## convolver
module convolver #(
parameter n = 9'h010,
parameter k = 9'h003,
parameter s = 1,
parameter N = 16
)(
input clk,
input ce,
input global_rst,
input [N-1:0] activation,
input [(k*k)*16-1:0] weight1,
output[N-1:0] conv_op,
output valid_conv,
output end_conv
);
==> flow/config.mk <==
export PLATFORM = sky130hd
export DESIGN_NAME = convolver
export DESIGN_NICKNAME = convolver
export VERILOG_FILES = /design/flow/design.v
export SDC_FILE = /design/flow/constraint.sdc
export NUM_CORES = 4
export LEC_CHECK = 0
export CAP_MARGIN = 15
export CORE_MARGIN = 2
export CORE_UTILIZATION = 72
export CTS_CLUSTER_SIZE = 37
export HOLD_SLACK_MARGIN = -0.1
export SLEW_MARGIN = 20
==> flow/constraint.sdc <==
create_clock -name core_clock -period 6.36 [get_ports {clk}]
set_input_delay 1.2720 -clock core_clock [delete_from_list [all_inputs] [get_ports {clk}]]
set_output_delay 1.2720 -clock core_clock [all_outputs]
set_load 0.01 [all_outputs]
run.sh (not shown) runs the stock make flow with config.mk's settings and CLKGATE_MAP_FILE=.
Rerun with:
--- a/flow/config.mk
+++ b/flow/config.mk
@@ -6,8 +6,7 @@
 export NUM_CORES = 4
 export LEC_CHECK = 0
-export CAP_MARGIN = 15
+export CAP_MARGIN = 20
 export CORE_MARGIN = 2
-export CORE_UTILIZATION = 72
-export CTS_CLUSTER_SIZE = 37
-export HOLD_SLACK_MARGIN = -0.1
+export CORE_UTILIZATION = 40
+export SETUP_SLACK_MARGIN = 1.51
 export SLEW_MARGIN = 20
==> flow/constraint.sdc (replaced) <==
create_clock -name core_clock -period 7.17 [get_ports {clk}]
set_input_delay 1.4340 -clock core_clock [delete_from_list [all_inputs] [get_ports {clk}]]
set_output_delay 1.4340 -clock core_clock [all_outputs]
set_load 0.01 [all_outputs]
The new run passed the timing, design-rule and antenna checks. Sequential cell count does not change. Final area came out higher by 3.4%. Setup slack is better by 910 ps. Final cell count increases by 9.2%. Non-clock buffer count decreases by 128.
Rerun with:
--- a/flow/config.mk
+++ b/flow/config.mk
@@ -8,5 +8,7 @@
 export CAP_MARGIN = 20
 export CORE_MARGIN = 2
-export CORE_UTILIZATION = 40
-export SETUP_SLACK_MARGIN = 1.51
+export CORE_UTILIZATION = 72
+export CTS_CLUSTER_SIZE = 37
+export PLACE_DENSITY_LB_ADDON = 0.0
+export SETUP_SLACK_MARGIN = 1.61
 export SLEW_MARGIN = 20
==> flow/constraint.sdc (replaced) <==
create_clock -name core_clock -period 5.45 [get_ports {clk}]
set_input_delay 1.0900 -clock core_clock [delete_from_list [all_inputs] [get_ports {clk}]]
set_output_delay 1.0900 -clock core_clock [all_outputs]
set_load 0.01 [all_outputs]
The new run produced a layout that fails on negative setup slack.
Clock skew came out higher by 33 ps.
Die area came out lower by 44%.
Design area came out higher by 5.3%.
Core utilization came out higher by 43 points.
Count of clock-buffer cells in the layout came out lower by 12.
Global-route usage came out higher by 19 points.
Register-to-register slack loses 2000 ps.
Combinational power came out higher by 68%.
Routed wire length came out higher by 20%.
Cell count came out lower by 4.5%.
Power came out higher by 58%.
Rerun with:
--- a/flow/config.mk
+++ b/flow/config.mk
@@ -8,7 +8,4 @@
 export CAP_MARGIN = 20
 export CORE_MARGIN = 2
-export CORE_UTILIZATION = 72
-export CTS_CLUSTER_SIZE = 37
-export PLACE_DENSITY_LB_ADDON = 0.0
-export SETUP_SLACK_MARGIN = 1.61
+export CORE_UTILIZATION = 50
 export SLEW_MARGIN = 20
==> flow/constraint.sdc (replaced) <==
create_clock -name core_clock -period 7.17 [get_ports {clk}]
set_input_delay 1.4340 -clock core_clock [delete_from_list [all_inputs] [get_ports {clk}]]
set_output_delay 1.4340 -clock core_clock [all_outputs]
set_load 0.01 [all_outputs]
Now the flow produced a clean layout.
Power falls by 45%.
Clock skew fell by 20 ps.
Non-clock buffer count goes down by 587.
Combinational power goes down by 51%.
Global-route usage is lower by 16 points.

The RTL this note starts from:
==> flow/design.v <==
`timescale 1ns / 1ps
module mac #(
	  parameter N = 16
    )(
    input clk,rst,ce,
    input [N-1:0] a,
    input [N-1:0] b,
    input [N-1:0] c,
    output reg [N-1:0] p
    );
always@(posedge clk)
 begin
    if(rst)
    begin
        p<=0;
    end
    else if(ce)
    begin
        p <= (a*b+c);
    end
 end
endmodule
module variable_shift_reg #(parameter width = 8, parameter size = 3) (
input clk,
input ce,
input rst,
input [width-1:0] data_in,
output [width-1:0] data_out
);
reg [width-1:0] sr [size-1:0];
generate
genvar i;
for(i = 0;i < size;i = i + 1)
begin
    always@(posedge clk)
    begin
        if(rst)
        begin
            sr[i] <= 'd0;
        end
        else
        begin
            if(ce)
            begin
                if(i == 'd0)
                begin
                    sr[i] <= data_in;
                end
                else
                begin
                    sr[i] <= sr[i-1];
                end
            end
        end
    end
end
endgenerate
assign data_out = sr[size-1];
endmodule
module convolver #(
parameter n = 9'h010,
parameter k = 9'h003,
parameter s = 1,
parameter N = 16
)(
input clk,
input ce,
input global_rst,
input [N-1:0] activation,
input [(k*k)*16-1:0] weight1,
output[N-1:0] conv_op,
output valid_conv,
output end_conv
);
reg [31:0] count,count2,count3,row_count;
reg en1,en2,en3;
wire [15:0] tmp [k*k+1:0];
wire [15:0] weight [0:k*k-1];
generate
	genvar l;
	for(l=0;l<k*k;l=l+1)
	begin
      assign weight [l][N-1:0] = weight1[N*l +: N];
	end
endgenerate
assign tmp[0] = 32'h0000000;
generate
genvar i;
  for(i = 0;i<k*k;i=i+1)
  begin: MAC
    if((i+1)%k ==0)
    begin
      if(i==k*k-1)
      begin
      mac #(.N(N)) mac(
        .clk(clk),
        .ce(ce),
        .rst(global_rst),
        .a(activation),
        .b(weight[i]),
        .c(tmp[i]),
        .p(conv_op)
        );
      end
      else
      begin
      wire [N-1:0] tmp2;
      mac #(.N(N)) mac(
        .clk(clk),
        .ce(ce),
        .rst(global_rst),
        .a(activation),
        .b(weight[i]),
        .c(tmp[i]),
        .p(tmp2)
        );
      variable_shift_reg #(.width(N),.size(n-k)) SR (
          .clk(clk),
          .ce(ce),
          .rst(global_rst),
          .data_in(tmp2),
          .data_out(tmp[i+1])
          );
      end
    end
    else
    begin
   mac #(.N(N)) mac2(
      .clk(clk),
      .ce(ce),
      .rst(global_rst),
      .a(activation),
      .b(weight[i]),
      .c(tmp[i]),
      .p(tmp[i+1])
      );
    end
  end
endgenerate
always@(posedge clk)
begin
  if(global_rst)
  begin
    count <=0;
    count2<=0;
    count3<=0;
    row_count <= 0;
    en1<=0;
    en2<=1;
    en3<=0;
  end
  else if(ce)
  begin
    if(count == (k-1)*n+k-1)
    begin
      en1 <= 1'b1;
      count <= count+1'b1;
    end
    else
    begin
      count<= count+1'b1;
    end
  if(en1 && en2)
  begin
    if(count2 == n-k)
    begin
      count2 <= 0;
      en2 <= 0 ;
      row_count <= row_count + 1'b1;
    end
    else
    begin
      count2 <= count2 + 1'b1;
    end
  end
  if(~en2)
  begin
  if(count3 == k-2)
  begin
    count3<=0;
    en2 <= 1'b1;
  end
  else
    count3 <= count3 + 1'b1;
  end
  if((((count2 + 1) % s == 0) && (row_count % s == 0))||(count3 == k-2)&&(row_count % s == 0)||(count == (k-1)*n+k-1))
  begin
    en3 <= 1;
  end
  else
    en3 <= 0;
  end
end
	assign end_conv = (count>= n*n+2) ? 1'b1 : 1'b0;
	assign valid_conv = (en1&&en2&&en3);
endmodule
make LEC_CHECK=0 ABC_AREA=0 CAP_MARGIN=5 CELL_PAD_IN_SITES_DETAIL_PLACEMENT=0 CORE_MARGIN=2 CORE_UTILIZATION=72 CTS_CLUSTER_DIAMETER=28 CTS_CLUSTER_SIZE=20 GPL_ROUTABILITY_DRIVEN=1 MAX_ROUTING_LAYER=met4 SETUP_SLACK_MARGIN=0.46 SLEW_MARGIN=20 finish   # period 5.11 ns
The baseline produced a layout that fails on negative setup slack.
==> next run, changes <==
Settings changed: ABC_AREA 0 to not set, CAP_MARGIN 5 to 20, CELL_PAD_IN_SITES_DETAIL_PLACEMENT 0 to not set, CORE_UTILIZATION 72 to 70, CTS_CLUSTER_DIAMETER 28 to not set, CTS_CLUSTER_SIZE 20 to 37, GPL_ROUTABILITY_DRIVEN 1 to not set, MAX_ROUTING_LAYER met4 to not set, SETUP_SLACK_MARGIN 0.46 to not set.
Clock period 5.11 ns to 6.36 ns, I/O delays scaled along.
- This time the run finished clean
- setup slack improved by 1.2 ns
- routed wire length came out lower by well over a third
- cell area came out lower by roughly a tenth
- power falls by well over a third
- register-to-register slack is better by 2.2 ns
- via count drops by about a fifth
- global-route usage came out lower by 13 points
- clock power falls by well over a third
==> next run, changes <==
Settings changed: CAP_MARGIN 20 to 15, CORE_UTILIZATION 70 to 72, SETUP_SLACK_MARGIN set to 0.78.
=> Non-clock buffer count climbs by 52; cell area came out higher by 3.0%; worst setup slack improved by 0.17 ns; area after synthesis is unchanged; critical path depth is higher by 3.

Starts from the design.v that is shown in full above.
clock: 12.4 ns
lec_check: 0
cap_margin: 20
core_margin: 2
core_utilization: 29
slew_margin: 20
The first run completed without violations.
==> next run, changes <==
CAP_MARGIN = 10   (was 20)
CORE_UTILIZATION = 39   (was 29)
CTS_CLUSTER_SIZE = 61   (was not set)
clock period = 8.0 ns   (was 12.4 ns; I/O delays follow)
After rerunning: Setup slack degrades by 3100 ps; total power went up by well over a third; sequential share of layout area stays flat.
==> next run, changes <==
ABC_AREA = 1   (was not set)
CAP_MARGIN = 20   (was 10)
CORE_UTILIZATION = 70   (was 39)
CTS_CLUSTER_SIZE = 32   (was 61)
SETUP_SLACK_MARGIN = 0.67   (was not set)
clock period = 3.64 ns   (was 8.0 ns; I/O delays follow)
This time the run stopped in global routing (GRT-0232).
Area after synthesis came out higher by a few percent.
Die area goes down by well over a third.
Synthesized cell count came out higher by a quarter to a third.
==> next run, changes <==
ABC_AREA = not set   (was 1)
CORE_UTILIZATION = 40   (was 70)
CTS_CLUSTER_SIZE = not set   (was 32)
SETUP_SLACK_MARGIN = not set   (was 0.67)
clock period = 7.17 ns   (was 3.64 ns; I/O delays follow)
Outcome:
- The changed run completed without violations
- die size grows by 64%
- synthesized cell count goes down by 24%
- area after synthesis drops by 5.7%
==> next run, changes <==
CORE_UTILIZATION = 66   (was 40)
clock period = 7.35 ns   (was 7.17 ns; I/O delays follow)
Outcome:
- The changed run produced a clean layout
- utilization went up by 28 points
- global-route usage climbs by 11 points
- non-clock buffer count fell by 67
- count of clock-buffer cells in the layout grows by 3
- power decreases by 5.5%

== run 1 ==
RTL: the design.v shown in full above, as it stands there.
clock: 5.57 ns
lec_check: 0
cap_margin: 20
core_margin: 2
core_utilization: 70
cts_cluster_size: 33
slew_margin: 20
Run 1 finished all stages; layout check result: FAIL, due to setup timing.
Setup changes, run 1 to run 2
Settings: putting SETUP_SLACK_MARGIN at 1.48 where nothing was set; putting PLACE_DENSITY at 0.61 where nothing was set; putting TNS_END_PERCENT at 80 where nothing was set; clearing CTS_CLUSTER_SIZE, which used to be 33; swapping 70 for 40 in CORE_UTILIZATION; swapping 20 for 40 in CAP_MARGIN; putting GPL_ROUTABILITY_DRIVEN at 0 where nothing was set; swapping 5.57 for 7.29 in the clock period (ns, I/O delays scaled along).
==> comparison <==
Run 2 | status: complete | timing, DRC, antenna: pass
Run 2 ended up with MAC[7].genblk1.mac2.p[14]$_SDFFE_PP0P_ as its capture point of the critical path; run 1 ended up with MAC[7].genblk1.mac2.p[15]$_SDFFE_PP0P_.
Diff run 1..run 2 | synthesized cell count | unchanged
Delta (run 2 minus run 1): estimated wirelength of the detail-placed design closely matched the old numbers, number of rows in the core area increased by 32% relative to the old numbers, worst setup slack increased by 1.53 ns relative to the old numbers, met3 track demand over resource in global routing decreased by 1.5 points relative to the old numbers.
### run 2 -> run 3
Settings: MAX_ROUTING_LAYER: unset -> met4; CELL_PAD_IN_SITES_DETAIL_PLACEMENT: unset -> 2; CTS_CLUSTER_DIAMETER: unset -> 268; TNS_END_PERCENT: 80 -> 15; CORE_MARGIN: 2 -> 8; CAP_MARGIN: 40 -> 35.
[summary]
Run 3 against run 2: part of the Yosys area used for sequential elements held steady, post-placement cell area held steady. Synthesized cell count came out exactly the same in run 3 and run 2. Pre-CTS worst setup slack (higher): run 2. The proportion of synthesized area in mux cells was comparable across run 3 and run 2. For cell resize tally after clock tree synthesis, dividing the value from run 2 by the value from run 3 gives 1.06. Die extent in x was higher in run 3 than in run 2. Run 3 failed in 5_1_grt with GRT-0232. Taking run 2 as the reference point, the buffer count from post-CTS setup fixing of run 3 falls by 17%.
Relative to run 3, the following input files were edited for run 4:
Settings: CORE_MARGIN changed from 8 to 2; CTS_CLUSTER_SIZE newly set to 37; CELL_PAD_IN_SITES_DETAIL_PLACEMENT removed (was 2); PLACE_DENSITY removed (was 0.61); TNS_END_PERCENT removed (was 15); CORE_UTILIZATION changed from 40 to 70; MAX_ROUTING_LAYER removed (was met4); SETUP_SLACK_MARGIN removed (was 1.48); CAP_MARGIN changed from 35 to 20; GPL_ROUTABILITY_DRIVEN removed (was 0); CTS_CLUSTER_DIAMETER removed (was 268); the clock period (ns, I/O delays scaled along) changed from 7.29 to 5.45.
Results
Compared with run 3, in run 4 count of cell types in the netlist roughly the same, number of instances in the placed design lower, total CTS buffers lower, die area lower. Although run 4 finished all stages, its layout failed final checks on setup timing. Total cell area at the placement stage came out higher on run 4 than on run 3.
## Diff of input files: run 5 against run 4
Settings: setting PLACE_DENSITY_LB_ADDON to 0.0 for the first time; setting SETUP_SLACK_MARGIN to 1.57 for the first time; setting TNS_END_PERCENT to 10 for the first time.
## What came out
- Run 5 finished all stages; layout check result: FAIL, due to setup timing.
- [compare] base=run 4 new=run 5: fraction of power consumed by the clock network went up 0.3 points, combinational share of power lost 0.5 points, worst slack after detailed placement rose by 0.014 ns.
- Compared with run 4, run 5 shows a internal power that is 1.2% lower.
- Lower number of non-clock buffers in the layout among run 4 and run 5: run 5
- Compared with run 4, in run 5 area taken by flip-flops and latches closely matched the old numbers, routed length on met2 increased by about 3% relative to the old numbers.
- Between run 4 and run 5, total power is higher for run 4, run 5 comes in under that.
- Between run 4 and run 5, the flow reports combinational power decreasing slightly.
- Between run 4 and run 5, the summed instance area of the synthesized netlist does not differ in any meaningful way.
- The run with more setup slack is run 4; run 5 has less.

RTL: the design.v shown in full above, as it stands there.
Settings: LEC_CHECK=0, ABC_AREA=0, CAP_MARGIN=20, CELL_PAD_IN_SITES_DETAIL_PLACEMENT=2, CELL_PAD_IN_SITES_GLOBAL_PLACEMENT=2, CORE_MARGIN=4, CORE_UTILIZATION=18, CTS_CLUSTER_SIZE=90, SETUP_SLACK_MARGIN=-0.41, SLEW_MARGIN=25, TNS_END_PERCENT=35; clock period 5.71 ns.
The baseline finished but fails on negative setup slack.
==> next run, changes <==
Settings changed: CELL_PAD_IN_SITES_DETAIL_PLACEMENT 2 to 1, CORE_ASPECT_RATIO set to 1.33, CORE_MARGIN 4 to 6, CORE_UTILIZATION 18 to 28, CTS_CLUSTER_DIAMETER set to 136, CTS_CLUSTER_SIZE 90 to unset, GPL_ROUTABILITY_DRIVEN set to 0, MAX_ROUTING_LAYER set to met4, PLACE_DENSITY_LB_ADDON set to 0.22, SETUP_SLACK_MARGIN -0.41 to unset, SLEW_MARGIN 25 to 20.
Clock period 5.71 ns to 3.99 ns, I/O delays scaled along.
The new run completed and failed the layout checks on negative setup slack; global-route usage increases by 6.3 points; setup slack got worse by 1.1 ns; clock-buffer cell count went down by 11; total power increases by 58%; clock power came out higher by 37%; sequential share of layout area fell by 0.51 points; worst hold slack loses 0.0055 ns.

RTL: the design.v shown in full above, as it stands there.
Settings: LEC_CHECK=0, ABC_AREA=0, CAP_MARGIN=40, CELL_PAD_IN_SITES_DETAIL_PLACEMENT=0, CORE_MARGIN=2, CORE_UTILIZATION=72, CTS_CLUSTER_DIAMETER=369, CTS_CLUSTER_SIZE=20, GPL_ROUTABILITY_DRIVEN=1, MAX_ROUTING_LAYER=met4, SETUP_SLACK_MARGIN=-0.49, SLEW_MARGIN=20, TNS_END_PERCENT=45; clock period 4.95 ns.
The baseline produced a layout that fails on setup timing.
==> next run, changes <==
Settings changed: SETUP_SLACK_MARGIN -0.49 to -0.11, TNS_END_PERCENT 45 to default.
- The new run ran to the end with violations: setup timing
- cell area is higher by 4.0%
- routed wire length is higher by 8.1%
- worst setup slack degrades by 0.12 ns
- total power is higher by 9.0%
- sequential power barely changes
- global-route usage is higher by 1.8 points
- area after synthesis does not change
- clock-buffer cell count stays the same
- die area is unchanged
- hold slack improves by 0.017 ns
- via count is higher by 3.6%
Power is estimated from default activity; no workload was simulated.
